==> flow/design.v (excerpt) <==
module AXIS_FIR_v1_0 # 
    (
        parameter integer C_S_AXIS_TDATA_WIDTH	= 16,
        parameter integer C_M_AXIS_TDATA_WIDTH	= 32,
        parameter integer C_M_AXIS_START_COUNT	= 32
    )
    (
        input wire [3:0] s_axis_tkeep,
        output wire [3:0] m_axis_tkeep,
        input wire  s_axis_aclk,
        input wire  s_axis_aresetn,
        output wire  s_axis_tready,
        input wire [C_S_AXIS_TDATA_WIDTH-1 : 0] s_axis_tdata,
        input wire [(C_S_AXIS_TDATA_WIDTH/8)-1 : 0] s_axis_tstrb,
        input wire  s_axis_tlast,
        input wire  s_axis_tvalid,
        input wire  m_axis_aclk,
        input wire  m_axis_aresetn,
        output wire  m_axis_tvalid,
        output wire [C_M_AXIS_TDATA_WIDTH-1 : 0] m_axis_tdata,
        output wire [(C_M_AXIS_TDATA_WIDTH/8)-1 : 0] m_axis_tstrb,
        output wire  m_axis_tlast,
        input wire  m_axis_tready
    );
export LEC_CHECK = 0
export CAP_MARGIN = 20
export CORE_MARGIN = 2
export CORE_UTILIZATION = 64
export SLEW_MARGIN = 20
create_clock -name core_clock -period 5.96 [get_ports {s_axis_aclk}]
run.sh (not shown) runs the stock make flow with config.mk's settings and CLKGATE_MAP_FILE=.
The starting point reached the layout checks and failed them: negative setup slack.
Change:
- ABC_AREA: unset -> 1
- CORE_UTILIZATION: 64 -> 72
- PLACE_DENSITY: unset -> 0.35
- clock period: 5.96 -> 4.59 ns (I/O delays scaled with it)
With this change the flow died in 5_1_grt, error GRT-0232.
Synthesized cell count climbs by about 30%.
Die size fell by 3.8%.
Synthesized area climbs by about 8%.


Starting RTL as in the previous note.
clock: 8.0 ns
lec_check: 0
cap_margin: 5
cell_pad_in_sites_global_placement: 3
core_aspect_ratio: 0.78
core_margin: 5
core_utilization: 40
gpl_timing_driven: 0
slew_margin: 20
The starting point completed without violations.
Change:
--- a/flow/config.mk
+++ b/flow/config.mk
@@ -8,3 +8,2 @@
-export CAP_MARGIN = 5
-export CELL_PAD_IN_SITES_GLOBAL_PLACEMENT = 3
-export CORE_ASPECT_RATIO = 0.78
+export ABC_AREA = 1
+export CAP_MARGIN = 30
@@ -13 +12,6 @@
-export GPL_TIMING_DRIVEN = 0
+export CTS_CLUSTER_SIZE = 32
+export GPL_ROUTABILITY_DRIVEN = 0
+export MAX_ROUTING_LAYER = met4
+export MIN_ROUTING_LAYER = met2
+export PLACE_DENSITY = 0.41
+export SETUP_SLACK_MARGIN = -0.36
Via count climbs by 77%.
Utilization goes up by 0.11 points.
Routed wire length came out higher by 28%.
Change:
--- a/flow/config.mk
+++ b/flow/config.mk
@@ -10,2 +10,2 @@
-export CORE_MARGIN = 5
-export CORE_UTILIZATION = 40
+export CORE_MARGIN = 6
+export CORE_UTILIZATION = 57
@@ -13 +13 @@
-export GPL_ROUTABILITY_DRIVEN = 0
+export GPL_ROUTABILITY_DRIVEN = 1
Effect: Critical path depth does not change. Routed wire length came out lower by 8.7%. Cell count came out lower by 8.1%. Final area came out lower by 2.2%. Die area came out lower by 29%. Utilization came out higher by 18 points. Non-clock buffer count came out lower by 39. Hold slack barely changes. Global-route usage came out higher by 10 points.


Setup of S:
AXIS_FIR_v1_0 again, from the RTL that the note above started with.
==> flow/design.v (excerpt) <==
module AXIS_FIR_v1_0 # 
    (
        parameter integer C_S_AXIS_TDATA_WIDTH	= 16,
        parameter integer C_M_AXIS_TDATA_WIDTH	= 32,
        parameter integer C_M_AXIS_START_COUNT	= 32
    )
    (
        input wire [3:0] s_axis_tkeep,
        output wire [3:0] m_axis_tkeep,
        input wire  s_axis_aclk,
        input wire  s_axis_aresetn,
        output wire  s_axis_tready,
        input wire [C_S_AXIS_TDATA_WIDTH-1 : 0] s_axis_tdata,
        input wire [(C_S_AXIS_TDATA_WIDTH/8)-1 : 0] s_axis_tstrb,
        input wire  s_axis_tlast,
        input wire  s_axis_tvalid,
        input wire  m_axis_aclk,
        input wire  m_axis_aresetn,
        output wire  m_axis_tvalid,
        output wire [C_M_AXIS_TDATA_WIDTH-1 : 0] m_axis_tdata,
        output wire [(C_M_AXIS_TDATA_WIDTH/8)-1 : 0] m_axis_tstrb,
        output wire  m_axis_tlast,
        input wire  m_axis_tready
    );
clock: 4.49 ns
lec_check: 0
cap_margin: 20
core_aspect_ratio: 0.53
core_margin: 2
core_utilization: 32
gpl_routability_driven: 1
hold_slack_margin: 0.28
max_routing_layer: met5
min_routing_layer: met2
place_density_lb_addon: 0.24
slew_margin: 30
Completing all stages was not enough for S: its layout failed the final checks because of negative setup slack.
Input changes introduced in P (baseline for comparison: S):
==> flow/config.mk <==
export PLATFORM = sky130hd
export DESIGN_NAME = AXIS_FIR_v1_0
export DESIGN_NICKNAME = AXIS_FIR_v1_0
export VERILOG_FILES = /design/flow/design.v
export SDC_FILE = /design/flow/constraint.sdc
export NUM_CORES = 4
export LEC_CHECK = 0
export CAP_MARGIN = 15
export CORE_MARGIN = 2
export CORE_UTILIZATION = 72
export MAX_ROUTING_LAYER = met5
export SLEW_MARGIN = 5
==> flow/constraint.sdc <==
create_clock -name core_clock -period 5.56 [get_ports {s_axis_aclk}]
set_input_delay 1.1120 -clock core_clock [delete_from_list [all_inputs] [get_ports {s_axis_aclk}]]
set_output_delay 1.1120 -clock core_clock [all_outputs]
set_load 0.01 [all_outputs]
Findings:
- The runs compared here, S and P, all ended either early or with open violations.
- Completing all stages was not enough for P: its layout failed the final checks because of negative setup slack.
- In S the implementation ran to completion but is not tape-out ready, as the final checks report negative setup slack.
- P vs S: number of antenna violations at the first check in global routing down in P
- Comparing number of gates resized after cts for P and S, the bigger number came from S.
- The higher area overhead of the layout relative to synthesis came out of S.
- Note that the final cell area excluding filler cells recorded for S amounts to 1.14 times the value seen in P.
- Total routing usage reported by global routing for P is higher than for S.


AXIS_FIR_v1_0 again, from the RTL that the note above started with.
==> flow/design.v (excerpt) <==
module AXIS_FIR_v1_0 # 
    (
        parameter integer C_S_AXIS_TDATA_WIDTH	= 16,
        parameter integer C_M_AXIS_TDATA_WIDTH	= 32,
        parameter integer C_M_AXIS_START_COUNT	= 32
    )
    (
        input wire [3:0] s_axis_tkeep,
        output wire [3:0] m_axis_tkeep,
        input wire  s_axis_aclk,
        input wire  s_axis_aresetn,
        output wire  s_axis_tready,
        input wire [C_S_AXIS_TDATA_WIDTH-1 : 0] s_axis_tdata,
        input wire [(C_S_AXIS_TDATA_WIDTH/8)-1 : 0] s_axis_tstrb,
        input wire  s_axis_tlast,
        input wire  s_axis_tvalid,
        input wire  m_axis_aclk,
        input wire  m_axis_aresetn,
        output wire  m_axis_tvalid,
        output wire [C_M_AXIS_TDATA_WIDTH-1 : 0] m_axis_tdata,
        output wire [(C_M_AXIS_TDATA_WIDTH/8)-1 : 0] m_axis_tstrb,
        output wire  m_axis_tlast,
        input wire  m_axis_tready
    );
==> flow/config.mk <==
export PLATFORM = sky130hd
export DESIGN_NAME = AXIS_FIR_v1_0
export DESIGN_NICKNAME = AXIS_FIR_v1_0
export VERILOG_FILES = /design/flow/design.v
export SDC_FILE = /design/flow/constraint.sdc
export NUM_CORES = 4
export LEC_CHECK = 0
export CAP_MARGIN = 15
export CORE_MARGIN = 2
export CORE_UTILIZATION = 72
export MAX_ROUTING_LAYER = met4
export SLEW_MARGIN = 20
==> flow/constraint.sdc <==
create_clock -name core_clock -period 5.93 [get_ports {s_axis_aclk}]
set_input_delay 1.1860 -clock core_clock [delete_from_list [all_inputs] [get_ports {s_axis_aclk}]]
set_output_delay 1.1860 -clock core_clock [all_outputs]
set_load 0.01 [all_outputs]
The starting point ran to the end with violations: setup timing.
==> next run, changes <==
--- a/flow/config.mk
+++ b/flow/config.mk
@@ -8 +8 @@
-export CAP_MARGIN = 15
+export CAP_MARGIN = 20
@@ -11 +10,0 @@
-export MAX_ROUTING_LAYER = met4
==> flow/constraint.sdc (replaced) <==
create_clock -name core_clock -period 5.21 [get_ports {s_axis_aclk}]
set_input_delay 1.0420 -clock core_clock [delete_from_list [all_inputs] [get_ports {s_axis_aclk}]]
set_output_delay 1.0420 -clock core_clock [all_outputs]
set_load 0.01 [all_outputs]
The new run completed, yet does not pass: setup timing.
Clock skew went up by 0.0090 ns.
Non-clock buffer count went up by 458.
Sequential cell count does not change.
Worst hold slack hardly moves.
Core utilization went up by 5.9 points.


Starting RTL as in the previous note.
## AXIS_FIR_v1_0
module AXIS_FIR_v1_0 # 
    (
        parameter integer C_S_AXIS_TDATA_WIDTH	= 16,
        parameter integer C_M_AXIS_TDATA_WIDTH	= 32,
        parameter integer C_M_AXIS_START_COUNT	= 32
    )
    (
        input wire [3:0] s_axis_tkeep,
        output wire [3:0] m_axis_tkeep,
        input wire  s_axis_aclk,
        input wire  s_axis_aresetn,
        output wire  s_axis_tready,
        input wire [C_S_AXIS_TDATA_WIDTH-1 : 0] s_axis_tdata,
        input wire [(C_S_AXIS_TDATA_WIDTH/8)-1 : 0] s_axis_tstrb,
        input wire  s_axis_tlast,
        input wire  s_axis_tvalid,
        input wire  m_axis_aclk,
        input wire  m_axis_aresetn,
        output wire  m_axis_tvalid,
        output wire [C_M_AXIS_TDATA_WIDTH-1 : 0] m_axis_tdata,
        output wire [(C_M_AXIS_TDATA_WIDTH/8)-1 : 0] m_axis_tstrb,
        output wire  m_axis_tlast,
        input wire  m_axis_tready
    );
    wire [C_S_AXIS_TDATA_WIDTH-1 : 0] fir_data_in;
    wire [C_M_AXIS_TDATA_WIDTH-1 : 0] fir_data_out;
    wire enable_fir;
    AXIS_FIR_v1_0_S_AXIS # ( 
        .C_S_AXIS_TDATA_WIDTH(C_S_AXIS_TDATA_WIDTH)
    ) AXIS_FIR_v1_0_S_AXIS_inst (
        .s_axis_tkeep(s_axis_tkeep),
        .enable_fir(enable_fir),
        .fir_data_in(fir_data_in),
        .S_AXIS_ACLK(s_axis_aclk),
        .S_AXIS_ARESETN(s_axis_aresetn),
        .S_AXIS_TREADY(s_axis_tready),
        .S_AXIS_TDATA(s_axis_tdata),
        .S_AXIS_TSTRB(s_axis_tstrb),
        .S_AXIS_TLAST(s_axis_tlast),
        .S_AXIS_TVALID(s_axis_tvalid)
    );
    AXIS_FIR_v1_0_M_AXIS # ( 
        .C_M_AXIS_TDATA_WIDTH(C_M_AXIS_TDATA_WIDTH),
        .C_M_START_COUNT(C_M_AXIS_START_COUNT)
    ) AXIS_FIR_v1_0_M_AXIS_inst (
        .m_axis_tkeep(m_axis_tkeep),
  ...
clock: 5.13 ns
lec_check: 0
cap_margin: 20
core_aspect_ratio: 0.69
core_margin: 2
core_utilization: 72
cts_cluster_diameter: 85
place_density_lb_addon: 0.0
setup_slack_margin: 0.69
slew_margin: 20
The first run reached the layout checks and failed them: negative setup slack.
Next try:
--- a/flow/config.mk
+++ b/flow/config.mk
@@ -7,8 +7,6 @@
 export LEC_CHECK = 0
 export CAP_MARGIN = 20
-export CORE_ASPECT_RATIO = 0.69
 export CORE_MARGIN = 2
 export CORE_UTILIZATION = 72
-export CTS_CLUSTER_DIAMETER = 85
 export PLACE_DENSITY_LB_ADDON = 0.0
 export SETUP_SLACK_MARGIN = 0.69
The new run finished with negative setup slack left. Register-to-register slack improves by 1.0 ns. Via count came out lower by 8.9%. Global-route usage shrinks by 3.0 points. Non-clock buffer count drops by 24. Worst setup slack improved by 1.0 ns. Sequential share of layout area goes up by 0.21 points.
Next try:
--- a/flow/config.mk
+++ b/flow/config.mk
@@ -8,6 +8,4 @@
 export CAP_MARGIN = 20
 export CORE_MARGIN = 2
-export CORE_UTILIZATION = 72
-export PLACE_DENSITY_LB_ADDON = 0.0
-export SETUP_SLACK_MARGIN = 0.69
+export CORE_UTILIZATION = 40
 export SLEW_MARGIN = 20
==> flow/constraint.sdc (replaced) <==
create_clock -name core_clock -period 8.0 [get_ports {s_axis_aclk}]
set_input_delay 1.6000 -clock core_clock [delete_from_list [all_inputs] [get_ports {s_axis_aclk}]]
set_output_delay 1.6000 -clock core_clock [all_outputs]
set_load 0.01 [all_outputs]
After rerunning: The changed run finished clean. Non-clock buffer count falls by 1033. Cell area falls by roughly a tenth. Worst hold slack gets worse by 0.0063 ns.
Next try:
--- a/flow/config.mk
+++ b/flow/config.mk
@@ -8,4 +8,5 @@
 export CAP_MARGIN = 20
 export CORE_MARGIN = 2
-export CORE_UTILIZATION = 40
+export CORE_UTILIZATION = 72
+export PLACE_DENSITY = 0.43
 export SLEW_MARGIN = 20
==> flow/constraint.sdc (replaced) <==
create_clock -name core_clock -period 5.13 [get_ports {s_axis_aclk}]
set_input_delay 1.0260 -clock core_clock [delete_from_list [all_inputs] [get_ports {s_axis_aclk}]]
set_output_delay 1.0260 -clock core_clock [all_outputs]
set_load 0.01 [all_outputs]
Effect:
- The new run produced a layout that fails on negative setup slack
- clock skew came out lower by 0.023 ns
- fmax came out higher by 12%


Starting RTL as in the previous note.
==> flow/config.mk <==
export PLATFORM = sky130hd
export DESIGN_NAME = AXIS_FIR_v1_0
export DESIGN_NICKNAME = AXIS_FIR_v1_0
export VERILOG_FILES = /design/flow/design.v
export SDC_FILE = /design/flow/constraint.sdc
export NUM_CORES = 4
export LEC_CHECK = 0
export ABC_AREA = 1
export CAP_MARGIN = 20
export CORE_MARGIN = 2
export CORE_UTILIZATION = 72
export MAX_ROUTING_LAYER = met4
export PLACE_DENSITY_LB_ADDON = 0.02
export SETUP_SLACK_MARGIN = 1.31
export SLEW_MARGIN = 20
==> flow/constraint.sdc <==
create_clock -name core_clock -period 4.42 [get_ports {s_axis_aclk}]
set_input_delay 0.8840 -clock core_clock [delete_from_list [all_inputs] [get_ports {s_axis_aclk}]]
set_output_delay 0.8840 -clock core_clock [all_outputs]
set_load 0.01 [all_outputs]
The first run stopped in 5_1_grt.
Change:
- ABC_AREA: 1 -> default
- CORE_UTILIZATION: 72 -> 70
- PLACE_DENSITY_LB_ADDON: 0.02 -> default
- SETUP_SLACK_MARGIN: 1.31 -> default
- clock period: 4.42 -> 6.09 ns (I/O delays scaled with it)
=> This time the run ran to the end with violations: setup timing; die size decreases by 4.9%; synthesized area drops by 7.6%; synthesized cell count shrinks by 23%.
Change:
- CORE_UTILIZATION: 70 -> 40
- MAX_ROUTING_LAYER: met4 -> default
- clock period: 6.09 -> 7.38 ns (I/O delays scaled with it)
The new run completed without violations.
Synthesized area does not change.
Cell area is lower slightly.
Synthesized cell count does not change.
Global-route usage is lower by 15 points.
Non-clock buffer count is lower by 299.
Die size is higher by well over a third.
Routed wire length is higher slightly.
Worst setup slack improves by 0.37 ns.
Clock skew is higher by 0.011 ns.
First-iteration DRC count is lower by about a fifth.


## v5
AXIS_FIR_v1_0 again, from the RTL that the note above started with.
==> flow/config.mk <==
export PLATFORM = sky130hd
export DESIGN_NAME = AXIS_FIR_v1_0
export DESIGN_NICKNAME = AXIS_FIR_v1_0
export VERILOG_FILES = /design/flow/design.v
export SDC_FILE = /design/flow/constraint.sdc
export NUM_CORES = 4
export LEC_CHECK = 0
export CAP_MARGIN = 20
export CORE_MARGIN = 2
export CORE_UTILIZATION = 31
export SLEW_MARGIN = 20
==> flow/constraint.sdc <==
create_clock -name core_clock -period 7.38 [get_ports {s_axis_aclk}]
set_input_delay 1.4760 -clock core_clock [delete_from_list [all_inputs] [get_ports {s_axis_aclk}]]
set_output_delay 1.4760 -clock core_clock [all_outputs]
set_load 0.01 [all_outputs]
v5 closes out successfully: all stages finished, all timing, DRC and antenna checks passed.
diff inputs: v5 => v1
Settings: CORE_UTILIZATION: 31 -> 62; the clock period (ns, I/O delays scaled along): 7.38 -> 5.82.
### Flow results
Completing all stages was not enough for v1: its layout failed the final checks because of setup timing.
Higher via count of the routed design among v1 and v5: v1
[compare] base=v5 new=v1: non-clock buffering overhead in the final layout up 3.9 points; routed metal-1 wirelength decreased 2000 um; count of inserted antenna diode cells went up.
For v50, these inputs were changed with respect to v1:
Settings: CORE_UTILIZATION now 40, was 62; the clock period (ns, I/O delays scaled along) now 7.24, was 5.82.
==> results <==
Final hold slack delta (v1 -> v50): insignificant. Changes observed in v50 relative to v1: overall via count from detail_route decreased 2298; cell count increased 4.9%; final area decreased about 4%. [compare] base=v1 new=v50: global-route track usage on met2 down 18 points. In summary, v50 completed successfully, with a layout that passed the timing, design-rule and antenna checks. On v50: worst path setup slack after routing is 0.65 ns higher than what v1 gave. Measured against v1, the number of well taps of v50 comes out at 1.5 times the reference value. Comparing v1 with v50, the maximum level of the CTS H-tree came out essentially unchanged.
